job 2576:
==> flow/design.v <==
module mult(input [3:0] a, input [3:0] b, output reg [8:0] c
    );
always@(*)
c= a*b;
endmodule
module ad(input [8:0] a1, input [8:0] b1, output reg [9:0] c1
    );
always@(*)
c1= a1+b1;
endmodule
module ad2(input [8:0] a2, input [9:0] b2, output reg [10:0] c2
    );
always@(*)
c2= a2+b2;
endmodule
module ad3(input [8:0] a3, input [10:0] b3, output reg [11:0] c3
    );
always@(*)
c3= a3+b3;
endmodule
`timescale 1ns / 1ps
module mem_ram (input clk, wren, 
                input [3:0] d11,input [3:0] d12,input [3:0] d13,input [3:0] d14,input [3:0] d15,input [3:0] d16,input [3:0] d17,input [3:0]d18,
					 input [3:0] d21,input [3:0] d22,input [3:0] d23,input [3:0] d24,input [3:0] d25,input [3:0] d26,input [3:0] d27,input [3:0]d28,
					 input [3:0] d31,input [3:0] d32,input [3:0] d33,input [3:0] d34,input [3:0] d35,input [3:0] d36,input [3:0] d37,input [3:0]d38,
					 input [3:0] d41,input [3:0] d42,input [3:0] d43,input [3:0] d44,input [3:0] d45,input [3:0] d46,input [3:0] d47,input [3:0]d48,
					 input [3:0] r1,input [3:0] r2,
					 input [3:0] r3,input [3:0] r4,
					 output [11:0] w_sum11,
					 output [11:0] w_sum12,
					 output [11:0] w_sum13,
					 output [11:0] w_sum14,
					 output [11:0] w_sum15,
					 output [11:0] w_sum16,
					 output [11:0] w_sum17,
					 output [11:0] w_sum18
					 );
  reg [31:0] mem [3:0];  
  wire [8:0] p11, p21,p31,p41;
  wire [8:0] p12, p22,p32,p42;
  wire [8:0] p13, p23,p33,p43;
  wire [8:0] p14, p24,p34,p44;
  wire [8:0] p15, p25,p35,p45;
  wire [8:0] p16, p26,p36,p46;
  wire [8:0] p17, p27,p37,p47;
  wire [8:0] p18, p28,p38,p48;
wire [9:0] s11,s12,s13,s14,s15,s16,s17,s18;
wire [10:0] s21,s22,s23,s24,s25,s26,s27,s28;
wire [11:0] s31,s32,s33,s34,s35,s36,s37,s38;
  always @(posedge clk) 
      begin
            if (wren) begin
                mem[0][31-:4]<=d11;
					 mem[0][27-:4] <=d12;
					 mem[0][23-:4]<=d13;
					 mem[0][19-:4]<=d14;
					 mem[0][15-:4]<=d15;
					 mem[0][11-:4]<=d16;
					 mem[0][7-:4]<=d17;
					 mem[0][3-:4]<=d18;
					 mem[1][31-:4]<=d21;
					 mem[1][27-:4] <=d22;
					 mem[1][23-:4]<=d23;
					 mem[1][19-:4]<=d24;
					 mem[1][15-:4]<=d25;
					 mem[1][11-:4]<=d26;
					 mem[1][7-:4]<=d27;
					 mem[1][3-:4]<=d28;
					 mem[2][31-:4]<=d31;
					 mem[2][27-:4] <=d32;
					 mem[2][23-:4]<=d33;
					 mem[2][19-:4]<=d34;
					 mem[2][15-:4]<=d35;
					 mem[2][11-:4]<=d36;
					 mem[2][7-:4]<=d37;
					 mem[2][3-:4]<=d38;
					 mem[3][31-:4]<=d41;
					 mem[3][27-:4] <=d42;
					 mem[3][23-:4]<=d43;
					 mem[3][19-:4]<=d44;
					 mem[3][15-:4]<=d45;
					 mem[3][11-:4]<=d46;
					 mem[3][7-:4]<=d47;
					 mem[3][3-:4]<=d48;
            end
		end		 
generate
   mult m11(.a(r1),
				.b(mem[0][31-:4]),
				.c(p11) 
				);
	mult m21(
	         .a(r2),
				.b(mem[1][31-:4]),
				.c(p21)
	         );		
   mult m31(
	         .a(r3),
				.b(mem[2][31-:4]),
				.c(p31)
	         );		
   mult m41(
	         .a(r4),
				.b(mem[3][31-:4]), 
				.c(p41)
	         );	
  ad add11 ( 
            .a1(p11),
				.b1(p21),
				.c1(s11)
           );  
  ad2 add21 (
            .b2(s11),
				.a2(p31),
				.c2(s21)
          );
  ad3 add31 (
             .b3(s21),
				 .a3(p41),
				 .c3(s31)
				 );
    mult m12(.a(r1),
				.b(mem[0][27-:4]),
				.c(p12)
				);
	mult m22(
	         .a(r2),
				.b(mem[1][27-:4]),
				.c(p22)
	         );		
   mult m32(
	         .a(r3),
				.b(mem[2][27-:4]),
				.c(p32)
	         );		
   mult m42(
	         .a(r4),
				.b(mem[3][27-:4]), 
				.c(p42)
	         );	
  ad add12 ( 
            .a1(p12),
				.b1(p22),
				.c1(s12)
           );  
  ad2 add22 (
            .b2(s12),
				.a2(p32),
				.c2(s22)
          );
  ad3 add32 (
             .b3(s22),
				 .a3(p42),
				 .c3(s32)
				 );
   mult m13(.a(r1),
				.b(mem[0][23-:4]),
				.c(p13)
				);
	mult m23(
	         .a(r2),
				.b(mem[1][23-:4]),
				.c(p23)
	         );		
   mult m33(
	         .a(r3),
				.b(mem[2][23-:4]),
				.c(p33)
	         );		
   mult m43(
	         .a(r4),
				.b(mem[3][23-:4]), 
				.c(p43)
	         );	
  ad add13 ( 
            .a1(p13),
				.b1(p23),
				.c1(s13)
           );  
  ad2 add23 (
            .b2(s13),
				.a2(p33),
				.c2(s23)
          );
  ad3 add33 (
             .b3(s23),
				 .a3(p43),
				 .c3(s33)
				 );
  mult m14(.a(r1),
				.b(mem[0][19-:4]),
				.c(p14)
				);
	mult m24(
	         .a(r2),
				.b(mem[1][19-:4]),
				.c(p24)
	         );		
   mult m34(
	         .a(r3),
				.b(mem[2][19-:4]),
				.c(p34)
	         );		
   mult m44(
	         .a(r4),
				.b(mem[3][19-:4]), 
				.c(p44)
	         );	
  ad add14 ( 
            .a1(p14),
				.b1(p24),
				.c1(s14)
           );  
  ad2 add24 (
            .b2(s14),
				.a2(p34),
				.c2(s24)
          );
  ad3 add34 (
             .b3(s24),
				 .a3(p44),
				 .c3(s34)
				 );
  mult m15(.a(r1),
				.b(mem[0][15-:4]),
				.c(p15)
				);
	mult m25(
	         .a(r2),
				.b(mem[1][15-:4]),
				.c(p25)
	         );		
   mult m35(
	         .a(r3),
				.b(mem[2][15-:4]),
				.c(p35)
	         );		
   mult m45(
	         .a(r4),
				.b(mem[3][15-:4]), 
				.c(p45)
	         );	
  ad add15 ( 
            .a1(p15),
				.b1(p25),
				.c1(s15)
           );  
  ad2 add25 (
            .b2(s15),
				.a2(p35),
				.c2(s25)
          );
  ad3 add35 (
             .b3(s25),
				 .a3(p45),
				 .c3(s35)
				 );
   mult m16(.a(r1),
				.b(mem[0][11-:4]),
				.c(p16)
				);
	mult m26(
	         .a(r2),
				.b(mem[1][11-:4]),
				.c(p26)
	         );		
   mult m36(
	         .a(r3),
				.b(mem[2][11-:4]),
				.c(p36)
	         );		
   mult m46(
	         .a(r4),
				.b(mem[3][11-:4]), 
				.c(p46)
	         );	
  ad add16 ( 
            .a1(p16),
				.b1(p26),
				.c1(s16)
           );  
  ad2 add26 (
            .b2(s16),
				.a2(p36),
				.c2(s26)
          );
  ad3 add36 (
             .b3(s26),
				 .a3(p46),
				 .c3(s36)
				 );
   mult m17(.a(r1),
				.b(mem[0][7-:4]),
				.c(p17)
				);
	mult m27(
	         .a(r2),
				.b(mem[1][7-:4]),
				.c(p27)
	         );		
   mult m37(
	         .a(r3),
				.b(mem[2][7-:4]),
				.c(p37)
	         );		
   mult m47(
	         .a(r4),
				.b(mem[3][7-:4]), 
				.c(p47)
	         );	
  ad add17 ( 
            .a1(p17),
				.b1(p27),
				.c1(s17)
           );  
  ad2 add27 (
            .b2(s17),
				.a2(p37),
				.c2(s27)
          );
  ad3 add37 (
             .b3(s27),
				 .a3(p47),
				 .c3(s37)
				 );
  mult m18(.a(r1),
				.b(mem[0][3-:4]),
				.c(p18)
				);
	mult m28(
	         .a(r2),
				.b(mem[1][3-:4]),
				.c(p28)
	         );		
   mult m38(
	         .a(r3),
				.b(mem[2][3-:4]),
				.c(p38)
	         );		
   mult m48(
	         .a(r4),
				.b(mem[3][3-:4]), 
				.c(p48)
	         );	
  ad add18 ( 
            .a1(p18),
				.b1(p28),
				.c1(s18)
           );  
  ad2 add28 (
            .b2(s18),
				.a2(p38),
				.c2(s28)
          );
  ad3 add38 (
             .b3(s28),
				 .a3(p48),
				 .c3(s38)
				 );
assign w_sum11 =s31;
assign w_sum12 =s32;
assign w_sum13 =s33;
assign w_sum14 =s34;
assign w_sum15 =s35;
assign w_sum16 =s36;
assign w_sum17 =s37;
assign w_sum18 =s38;
endgenerate
endmodule
make LEC_CHECK=0 ABC_AREA=1 CAP_MARGIN=20 CELL_PAD_IN_SITES_GLOBAL_PLACEMENT=0 CORE_ASPECT_RATIO=0.5 CORE_MARGIN=7 CORE_UTILIZATION=31 CTS_CLUSTER_DIAMETER=288 CTS_CLUSTER_SIZE=98 GPL_ROUTABILITY_DRIVEN=0 PLACE_DENSITY_LB_ADDON=0.07 SLEW_MARGIN=20 TNS_END_PERCENT=5 finish   # period 10.0 ns
run.sh (not shown) runs the stock make flow with config.mk's settings and CLKGATE_MAP_FILE=.
diff inputs: job 2576 => job 6604
- removing GPL_ROUTABILITY_DRIVEN (formerly 0)
- changing CTS_CLUSTER_SIZE from 98 to 44
- removing TNS_END_PERCENT (formerly 5)
- removing CELL_PAD_IN_SITES_GLOBAL_PLACEMENT (formerly 0)
- changing CORE_UTILIZATION from 31 to 40
- removing PLACE_DENSITY_LB_ADDON (formerly 0.07)
- removing ABC_AREA (formerly 1)
- changing CTS_CLUSTER_DIAMETER from 288 to 329
- changing CORE_MARGIN from 7 to 2
- changing CORE_ASPECT_RATIO from 0.5 to 1.94
- changing SLEW_MARGIN from 20 to 35
[summary]
The run showing the smaller detailed-route wire length on metal 1 is job 6604.
Going from job 2576 to job 6604, met3 routed wirelength grows by about 30%.
Cell area after layout: higher on job 2576
| global-route wire length before repair | lower: job 6604 |
When the final numbers for job 2576 and job 6604 were put side by side, the post-synthesis cell area turned out to be greater in job 2576.
> inputs changed (job 6604 -> job 213)
- clearing CORE_ASPECT_RATIO, which used to be 1.94
- clearing CTS_CLUSTER_DIAMETER, which used to be 329
- swapping 35 for 20 in SLEW_MARGIN
- clearing CTS_CLUSTER_SIZE, which used to be 44
- swapping 40 for 66 in CORE_UTILIZATION
- swapping 10.0 for 6.6 in the clock period (ns, I/O delays scaled along)
### Flow results
The flow completed for job 213, but it is not clean: the layout still shows setup timing. Global routing usage on met1 (higher): job 213. | global-route wire length before repair | job 213 vs job 6604 | about 9% higher |. [compare] base=job 6604 new=job 213: design area saw an increase; core utilization saw an increase. Summary: with job 6604 as the reference, tally of filler cells in the layout in job 213 moved down by more than half. Job 213 vs. job 6604: non-clock buffer instance count of the final layout went up by 87%.
### job 213 -> job 6542
- HOLD_SLACK_MARGIN: unset -> 0.2
- CORE_UTILIZATION: 66 -> 40
- MIN_ROUTING_LAYER: unset -> met2
- the clock period (ns, I/O delays scaled along): 6.6 -> 10.0
Job 6542 ended with every stage complete and zero timing, DRC or antenna violations.
Although it ran to completion, job 213 produced a layout that fails the final checks because of setup timing.
Taking job 213 as the reference point, the horizontal die size of job 6542 rises by 28%.
Job 213 vs job 6542, startpoint of the worst setup timing path: r2[2] vs r4[0]
Hold slack in job 6542 vs job 213: up 0.66 ns
